Setup of job 101:
Design RSA_TOP, start of the top module:
module RSA_TOP (
    clk, rst_n, in_valid,
    in_p, in_q, in_e, in_c,
    out_valid, out_m
);
For scale: roughly 180 flip-flops, ~36 I/O pins, about 110000 um^2 of cells after synthesis.
make LEC_CHECK=0 CAP_MARGIN=20 CORE_ASPECT_RATIO=1.85 CORE_MARGIN=10 CORE_UTILIZATION=67 CTS_CLUSTER_DIAMETER=333 CTS_CLUSTER_SIZE=100 GPL_TIMING_DRIVEN=1 HOLD_SLACK_MARGIN=0.28 MAX_ROUTING_LAYER=met5 MIN_ROUTING_LAYER=met1 SLEW_MARGIN=5 TNS_END_PERCENT=75 finish   # period 120.0 ns
run.sh (not shown) runs the stock make flow with config.mk's settings and CLKGATE_MAP_FILE=.
#### Input delta (job 102 over job 101)
==> flow/config.mk <==
export PLATFORM = sky130hd
export DESIGN_NAME = RSA_TOP
export DESIGN_NICKNAME = RSA_TOP
export VERILOG_FILES = /design/flow/design.v
export SDC_FILE = /design/flow/constraint.sdc
export NUM_CORES = 4
export LEC_CHECK = 0
export ABC_AREA = 1
export CAP_MARGIN = 20
export CORE_MARGIN = 2
export CORE_UTILIZATION = 71
export SLEW_MARGIN = 20
==> flow/constraint.sdc <==
create_clock -name core_clock -period 61.1 [get_ports {clk}]
set_input_delay 12.2200 -clock core_clock [delete_from_list [all_inputs] [get_ports {clk}]]
set_output_delay 12.2200 -clock core_clock [all_outputs]
set_load 0.01 [all_outputs]
- Job 102: complete, dirty (setup timing)
- Cmp job 102 vs job 101: area growth from synthesis to layout higher in job 102
- The launching element of the worst setup path comes out get_p[2] in one run and get_q[0] in the other, namely in job 102 and job 101 respectively.
- What job 102 reported for met1 wire length has to be multiplied by 0.876 to get the figure for job 101.
- Job 101 -> job 102: total routed wirelength increased slightly
Input-level comparison between job 103 and job 102:
--- a/flow/config.mk
+++ b/flow/config.mk
@@ -6,7 +6,6 @@
 export NUM_CORES = 4
 export LEC_CHECK = 0
-export ABC_AREA = 1
 export CAP_MARGIN = 20
 export CORE_MARGIN = 2
-export CORE_UTILIZATION = 71
+export CORE_UTILIZATION = 40
 export SLEW_MARGIN = 20
==> flow/constraint.sdc <==
create_clock -name core_clock -period 143.0 [get_ports {clk}]
set_input_delay 28.6000 -clock core_clock [delete_from_list [all_inputs] [get_ports {clk}]]
set_output_delay 28.6000 -clock core_clock [all_outputs]
set_load 0.01 [all_outputs]
Findings:
Job 103: done, clean on timing, DRC and antenna. In job 102 the implementation completed, yet the final layout does not meet the checks, the culprit being setup timing. a21oi_1 as the cell type of the slowest stage on the worst timing path was reported by job 103, and nor3_1 by job 102. | worst hold slack | job 102 vs job 103 | ≈ equal |. Note that the maximum frequency from static timing analysis recorded for job 102 amounts to 1.2 times the value seen in job 103.
For job 104, these inputs were changed with respect to job 103:
--- a/flow/config.mk
+++ b/flow/config.mk
@@ -8,4 +8,4 @@
 export CAP_MARGIN = 20
 export CORE_MARGIN = 2
-export CORE_UTILIZATION = 40
+export CORE_UTILIZATION = 55
 export SLEW_MARGIN = 20
==> flow/constraint.sdc <==
create_clock -name core_clock -period 85.7 [get_ports {clk}]
set_input_delay 17.1400 -clock core_clock [delete_from_list [all_inputs] [get_ports {clk}]]
set_output_delay 17.1400 -clock core_clock [all_outputs]
set_load 0.01 [all_outputs]
==> results <==
Width of the die in job 104 is about 15% lower than in job 103
Setup slack in job 104 is 48.26 ns lower than in job 103
Post-route clock period utilization in job 104 vs job 103: up 31 points
Routed length on met3: job 104 vs job 103 up 2400 um
Changes observed in job 104 relative to job 103: fmax +about 11%; post-synthesis to final-layout area growth ~0 delta.
Compared with job 103, job 104 shows a non-clock buffer count that is 76% higher.
> inputs changed (job 104 -> job 105)
--- a/flow/config.mk
+++ b/flow/config.mk
@@ -6,6 +6,9 @@
 export NUM_CORES = 4
 export LEC_CHECK = 0
+export ABC_AREA = 1
 export CAP_MARGIN = 20
 export CORE_MARGIN = 2
-export CORE_UTILIZATION = 55
+export CORE_UTILIZATION = 65
+export CTS_CLUSTER_DIAMETER = 340
+export CTS_CLUSTER_SIZE = 95
 export SLEW_MARGIN = 20
==> flow/constraint.sdc <==
create_clock -name core_clock -period 36.9 [get_ports {clk}]
set_input_delay 7.3800 -clock core_clock [delete_from_list [all_inputs] [get_ports {clk}]]
set_output_delay 7.3800 -clock core_clock [all_outputs]
set_load 0.01 [all_outputs]
Findings:
Job 105 ended up with a higher simple logic cell fraction of the synthesized area than job 104 did.
Compared job 105 vs job 104, and count of buffers added by post-CTS timing repair for setup is up in job 105.
As the logs show, job 105 stopped at 5_1_grt after a tool error, so it never reached the end of the flow.
Job 105 vs. job 104: area share of and-or/or-and cells after synthesis went down by 6.9 points, area fraction in full adders, half adders and majority gates rose by 0.25 points, floorplan die area went down by about 16%, number of placement rows shrank by 14, synthesized area per cell lost 13%.

* * *

Setup of run A:
Starting RTL as in the previous note.
==> flow/config.mk <==
export PLATFORM = sky130hd
export DESIGN_NAME = RSA_TOP
export DESIGN_NICKNAME = RSA_TOP
export VERILOG_FILES = /design/flow/design.v
export SDC_FILE = /design/flow/constraint.sdc
export NUM_CORES = 4
export LEC_CHECK = 0
export CAP_MARGIN = 20
export CORE_ASPECT_RATIO = 1.85
export CORE_MARGIN = 10
export CORE_UTILIZATION = 67
export CTS_CLUSTER_DIAMETER = 333
export CTS_CLUSTER_SIZE = 100
export GPL_TIMING_DRIVEN = 1
export HOLD_SLACK_MARGIN = 0.28
export MAX_ROUTING_LAYER = met5
export MIN_ROUTING_LAYER = met1
export SETUP_SLACK_MARGIN = -2.0
export SLEW_MARGIN = 5
export TNS_END_PERCENT = 75
==> flow/constraint.sdc <==
create_clock -name core_clock -period 120.0 [get_ports {clk}]
set_input_delay 24.0000 -clock core_clock [delete_from_list [all_inputs] [get_ports {clk}]]
set_output_delay 24.0000 -clock core_clock [all_outputs]
set_load 0.01 [all_outputs]
Having completed the whole flow, run A delivered a layout that passed the timing, DRC and antenna checks.
Input changes introduced in run B (baseline for comparison: run A):
Settings: a deleted SETUP_SLACK_MARGIN that had been -2.0; a deleted CORE_ASPECT_RATIO that had been 1.85; a deleted MIN_ROUTING_LAYER that had been met1; a deleted HOLD_SLACK_MARGIN that had been 0.28; a change of CORE_UTILIZATION from 67 to 40; a deleted GPL_TIMING_DRIVEN that had been 1; a deleted TNS_END_PERCENT that had been 75; a change of CORE_MARGIN from 10 to 2; a deleted CTS_CLUSTER_DIAMETER that had been 333; a change of SLEW_MARGIN from 5 to 20; a deleted MAX_ROUTING_LAYER that had been met5; a deleted CTS_CLUSTER_SIZE that had been 100; a change of the clock period (ns, I/O delays scaled along) from 120.0 to 90.0.
## What came out
Having completed the whole flow, run A delivered a layout that passed the timing, DRC and antenna checks. In summary, run B completed successfully, with a layout that passed the timing, DRC and antenna checks. As far as max capacitance violation total goes, run A and run B are indistinguishable; the numbers are identical. Compared with run A, run B shows critical path buffer and inverter count that has gone up by a little under 10%. Diff run B..run A | basic-gate share of the synthesized area counting and, or, nand and nor cells | unchanged. Number of enable-type register cells in the synthesized netlist essentially unchanged between run A and run B. From run A to run B the numbers moved as follows: arrival time at the worst endpoint fell 8.34 ns; routability congestion estimate from global placement fell about 9%; sequential portion of the cell area about even; clock slew at the register clock pins of the worst setup and hold paths about even; global-route usage fell 14 points. Diff run A -> run B: final area grew by 0.0020 mm²; worst hold-check slack held steady.
Input-level comparison between run C and run B:
Settings: putting GPL_ROUTABILITY_DRIVEN at 0 where nothing was set; swapping 20 for 5 in SLEW_MARGIN; swapping 40 for 61 in CORE_UTILIZATION; swapping 20 for 0 in CAP_MARGIN; putting CORE_ASPECT_RATIO at 0.5 where nothing was set; putting CTS_CLUSTER_DIAMETER at 285 where nothing was set; swapping 2 for 10 in CORE_MARGIN; putting CTS_CLUSTER_SIZE at 99 where nothing was set; putting TNS_END_PERCENT at 5 where nothing was set.
Results
- The die used by run C is smaller than the one used by run B.
- On logic depth of the worst setup path including buffers, the lower figure sits with run C, not run B.
- Going from run B to run C, the post-route worst setup slack was found to have gone up by 0.21 ns.
- Run C reports a higher global-route usage than run B does.
- Wire length, run B and run C, lower one = run B.
- Of run B and run C, the lower fraction of the core area covered by cells at the end of the flow belongs to run B.
- Via count of the first global-routing pass delta for run C relative to run B: about 5% higher
Setup changes, run C to run D
Settings: a change of CORE_MARGIN from 10 to 2; a deleted CTS_CLUSTER_SIZE that had been 99; a deleted CORE_ASPECT_RATIO that had been 0.5; a change of SLEW_MARGIN from 5 to 20; a deleted GPL_ROUTABILITY_DRIVEN that had been 0; a change of CORE_UTILIZATION from 61 to 68; a deleted CTS_CLUSTER_DIAMETER that had been 285; a change of CAP_MARGIN from 0 to 20; a deleted TNS_END_PERCENT that had been 5; a change of the clock period (ns, I/O delays scaled along) from 90.0 to 25.5.
[summary]
- Taking run C as the reference, in run D count of different cell masters after synthesis comparable, core utilization at floorplan now larger, XOR/XNOR share of the synthesized area comparable, half-perimeter wire length after placement now larger, height of the die now larger.
- Placement row count for run D: 37 up relative to run C
- Between run C and run D, the flow reports core region area decreasing by more than 10%.
- Comparing run C against run D, there is no change at all in synthesized cell count.
- The log for run D ends in clock tree synthesis (4_1_cts) with error DPL-0033, so the run never completed.
- Run D vs run C: number of cells in the design after placement up
- Compared to run C, run D was floorplanned on a smaller die.
#### Input delta (run E over run D)
Settings: CORE_UTILIZATION changed from 68 to 70; PLACE_DENSITY newly set to 0.65; the clock period (ns, I/O delays scaled along) changed from 25.5 to 72.9.
==> comparison <==
In the reports for run E and run D, the smaller worst slack at placement belongs to run D.
Run E vs. run D: die boundary width went down by about 1.4%.
Run D -> run E: register bit total from synthesis delta 0, exact match
Lower post-placement cell area goes to run E over run D.
Run E vs run D: final weighted congestion in routability-driven placement down by a few percent
Compare run E and run D | row count lower: run E
Comparing run E against run D, there is no change at all in yosys-reported design area after synthesis.
In run E the implementation completed, yet the final layout does not meet the checks, the culprit being setup timing.
Lower area enclosed by the die boundary among run E and run D: run E

* * *

RSA_TOP again, from the RTL that the note above started with.
// RSA_TOP
module RSA_TOP (
    clk, rst_n, in_valid,
    in_p, in_q, in_e, in_c,
    out_valid, out_m
);
==> flow/config.mk <==
export PLATFORM = sky130hd
export DESIGN_NAME = RSA_TOP
export DESIGN_NICKNAME = RSA_TOP
export VERILOG_FILES = /design/flow/design.v
export SDC_FILE = /design/flow/constraint.sdc
export NUM_CORES = 4
export LEC_CHECK = 0
export CAP_MARGIN = 20
export CORE_MARGIN = 2
export CORE_UTILIZATION = 72
export CTS_CLUSTER_DIAMETER = 27
export CTS_CLUSTER_SIZE = 21
export PLACE_DENSITY = 0.38
export SETUP_SLACK_MARGIN = 2.16
export SLEW_MARGIN = 20
==> flow/constraint.sdc <==
create_clock -name core_clock -period 14.4 [get_ports {clk}]
set_input_delay 2.8800 -clock core_clock [delete_from_list [all_inputs] [get_ports {clk}]]
set_output_delay 2.8800 -clock core_clock [all_outputs]
set_load 0.01 [all_outputs]
The first run failed in detailed placement (3_5_place_dp) (DPL-0033).
Edit:
--- a/flow/config.mk
+++ b/flow/config.mk
@@ -8,8 +8,6 @@
 export CAP_MARGIN = 20
 export CORE_MARGIN = 2
-export CORE_UTILIZATION = 72
-export CTS_CLUSTER_DIAMETER = 27
-export CTS_CLUSTER_SIZE = 21
-export PLACE_DENSITY = 0.38
-export SETUP_SLACK_MARGIN = 2.16
+export CORE_UTILIZATION = 40
+export HOLD_SLACK_MARGIN = 0.23
+export MAX_ROUTING_LAYER = met4
 export SLEW_MARGIN = 20
==> flow/constraint.sdc (replaced) <==
create_clock -name core_clock -period 90.0 [get_ports {clk}]
set_input_delay 18.0000 -clock core_clock [delete_from_list [all_inputs] [get_ports {clk}]]
set_output_delay 18.0000 -clock core_clock [all_outputs]
set_load 0.01 [all_outputs]
Result: This time the run completed without violations. Synthesized area stays the same. Die size climbs by 79%. Synthesized cell count stays the same.
Edit:
==> flow/config.mk (replaced) <==
export PLATFORM = sky130hd
export DESIGN_NAME = RSA_TOP
export DESIGN_NICKNAME = RSA_TOP
export VERILOG_FILES = /design/flow/design.v
export SDC_FILE = /design/flow/constraint.sdc
export NUM_CORES = 4
export LEC_CHECK = 0
export CAP_MARGIN = 35
export CORE_MARGIN = 10
export CORE_UTILIZATION = 25
export CTS_CLUSTER_DIAMETER = 285
export CTS_CLUSTER_SIZE = 99
export GPL_ROUTABILITY_DRIVEN = 0
export SLEW_MARGIN = 5
export TNS_END_PERCENT = 5
Clock-buffer cell count is higher by 10.
Global-route usage is lower by 9.1 points.
Die size is higher by 67%.
Area after synthesis does not change.

* * *

Starting RTL as in the previous note.
Settings: LEC_CHECK=0, ABC_AREA=1, CAP_MARGIN=20, CORE_MARGIN=2, CORE_UTILIZATION=72, CTS_CLUSTER_DIAMETER=208, CTS_CLUSTER_SIZE=98, PLACE_DENSITY=0.42, SLEW_MARGIN=20, TNS_END_PERCENT=10; clock period 48.3 ns.
The starting point died in global routing (5_1_grt).
Rerun with:
==> flow/config.mk (replaced) <==
export PLATFORM = sky130hd
export DESIGN_NAME = RSA_TOP
export DESIGN_NICKNAME = RSA_TOP
export VERILOG_FILES = /design/flow/design.v
export SDC_FILE = /design/flow/constraint.sdc
export NUM_CORES = 4
export LEC_CHECK = 0
export CAP_MARGIN = 20
export CORE_MARGIN = 2
export CORE_UTILIZATION = 40
export SLEW_MARGIN = 20
==> flow/constraint.sdc (replaced) <==
create_clock -name core_clock -period 85.7 [get_ports {clk}]
set_input_delay 17.1400 -clock core_clock [delete_from_list [all_inputs] [get_ports {clk}]]
set_output_delay 17.1400 -clock core_clock [all_outputs]
set_load 0.01 [all_outputs]
What happened: This time the run completed without violations; synthesized cell count went down by 12%; synthesized area rises by 0.96%; die area rises by 81%.
Rerun with:
--- a/flow/config.mk
+++ b/flow/config.mk
@@ -9,3 +9,3 @@
 export CORE_MARGIN = 2
-export CORE_UTILIZATION = 40
+export CORE_UTILIZATION = 10
 export SLEW_MARGIN = 20
==> flow/constraint.sdc (replaced) <==
create_clock -name core_clock -period 104.0 [get_ports {clk}]
set_input_delay 20.8000 -clock core_clock [delete_from_list [all_inputs] [get_ports {clk}]]
set_output_delay 20.8000 -clock core_clock [all_outputs]
set_load 0.01 [all_outputs]
Fmax is lower by a little under a tenth.
Final area rises by roughly a tenth.
Via count hardly moves.
Die area grows to 4.0 times its value.
Rerun with:
--- a/flow/config.mk
+++ b/flow/config.mk
@@ -9,3 +9,4 @@
 export CORE_MARGIN = 2
-export CORE_UTILIZATION = 10
+export CORE_UTILIZATION = 72
+export SETUP_SLACK_MARGIN = 2.16
 export SLEW_MARGIN = 20
==> flow/constraint.sdc (replaced) <==
create_clock -name core_clock -period 14.4 [get_ports {clk}]
set_input_delay 2.8800 -clock core_clock [delete_from_list [all_inputs] [get_ports {clk}]]
set_output_delay 2.8800 -clock core_clock [all_outputs]
set_load 0.01 [all_outputs]
After rerunning: Now the flow ended with an error in detailed placement (3_5_place_dp), error DPL-0033; synthesized cell count is unchanged; area after synthesis stays the same; die area went down by about 90%.

* * *

run 1:
Starting RTL as in the previous note.
==> flow/design.v (excerpt) <==
module RSA_TOP (
    clk, rst_n, in_valid,
    in_p, in_q, in_e, in_c,
    out_valid, out_m
);
clock: 14.4 ns
lec_check: 0
cap_margin: 20
core_margin: 2
core_utilization: 72
cts_cluster_diameter: 375
cts_cluster_size: 21
place_density: 0.42
setup_slack_margin: 2.16
slew_margin: 20
Status: run 1 FAILED at 3_5_place_dp (tool error)
The inputs of run 2 differ from those of run 1 as listed below.
==> flow/config.mk <==
export PLATFORM = sky130hd
export DESIGN_NAME = RSA_TOP
export DESIGN_NICKNAME = RSA_TOP
export VERILOG_FILES = /design/flow/design.v
export SDC_FILE = /design/flow/constraint.sdc
export NUM_CORES = 4
export LEC_CHECK = 0
export ABC_AREA = 1
export CAP_MARGIN = 15
export CORE_MARGIN = 2
export CORE_UTILIZATION = 72
export CTS_CLUSTER_DIAMETER = 230
export SLEW_MARGIN = 20
==> flow/constraint.sdc <==
create_clock -name core_clock -period 61.1 [get_ports {clk}]
set_input_delay 12.2200 -clock core_clock [delete_from_list [all_inputs] [get_ports {clk}]]
set_output_delay 12.2200 -clock core_clock [all_outputs]
set_load 0.01 [all_outputs]
## What came out
- Complete run, failing final checks: run 2, reason capacitance limit, slew limit, setup timing.
- Number of different library cells in the post-synthesis netlist: run 2 vs run 1 down 58
- Run 2 reports a lower yosys synthesis chip area than run 1 does.
- Compared with run 1, run 2 shows a mux share of post-synthesis cell area that is 5.4 points lower.
- Diff run 1 -> run 2 | synthesized cell count | up by more than 10%
- Of run 1 and run 2, the lower synthesized area belongs to run 2.
- Run 2 vs run 1: synthesized area per cell down by more than 10%
- Of run 1 and run 2, the higher initial core utilization belongs to run 2.
- Sort run 1 and run 2 by basic-gate share of the synthesized area counting and, or, nand and nor cells, descending, and run 2 comes first.
- Going from run 1 to run 2, the standard-cell row count was found to have gone down by 1.
The following lists how run 3 was set up differently from run 2:
-- flow/config.mk --
<<< run 2, line 8
export ABC_AREA = 1
export CAP_MARGIN = 15
export CORE_MARGIN = 2
export CORE_UTILIZATION = 72
export CTS_CLUSTER_DIAMETER = 230
export SLEW_MARGIN = 20
>>> run 3, line 8
export ABC_AREA = 1
export CAP_MARGIN = 5
export CORE_MARGIN = 2
export CORE_UTILIZATION = 72
export CTS_CLUSTER_DIAMETER = 227
export HOLD_SLACK_MARGIN = -0.09
export PLACE_DENSITY = 0.65
export SLEW_MARGIN = 20
==> flow/constraint.sdc <==
create_clock -name core_clock -period 62.8 [get_ports {clk}]
set_input_delay 12.5600 -clock core_clock [delete_from_list [all_inputs] [get_ports {clk}]]
set_output_delay 12.5600 -clock core_clock [all_outputs]
set_load 0.01 [all_outputs]
Findings:
Re buffer and inverter count on the worst path: run 3 and run 2 aren't equal, and the higher value belongs to run 2. On routed wire length, run 3 does worse than run 2. Measured against each other, run 3 and run 2 differ in wire length on met2, the higher figure coming from run 2. For count of non-CTS inverters in the layout, run 3 and run 2 come out practically identical. Sequential share of layout area across run 3 and run 2: no real change. Ran to the end and failed final checks on setup timing: run 3. Compared with run 2, run 3 instantiates a smaller number of standard cells. NOTE via count of the first global-routing pass run 2->run 3 decreased by a few percent.
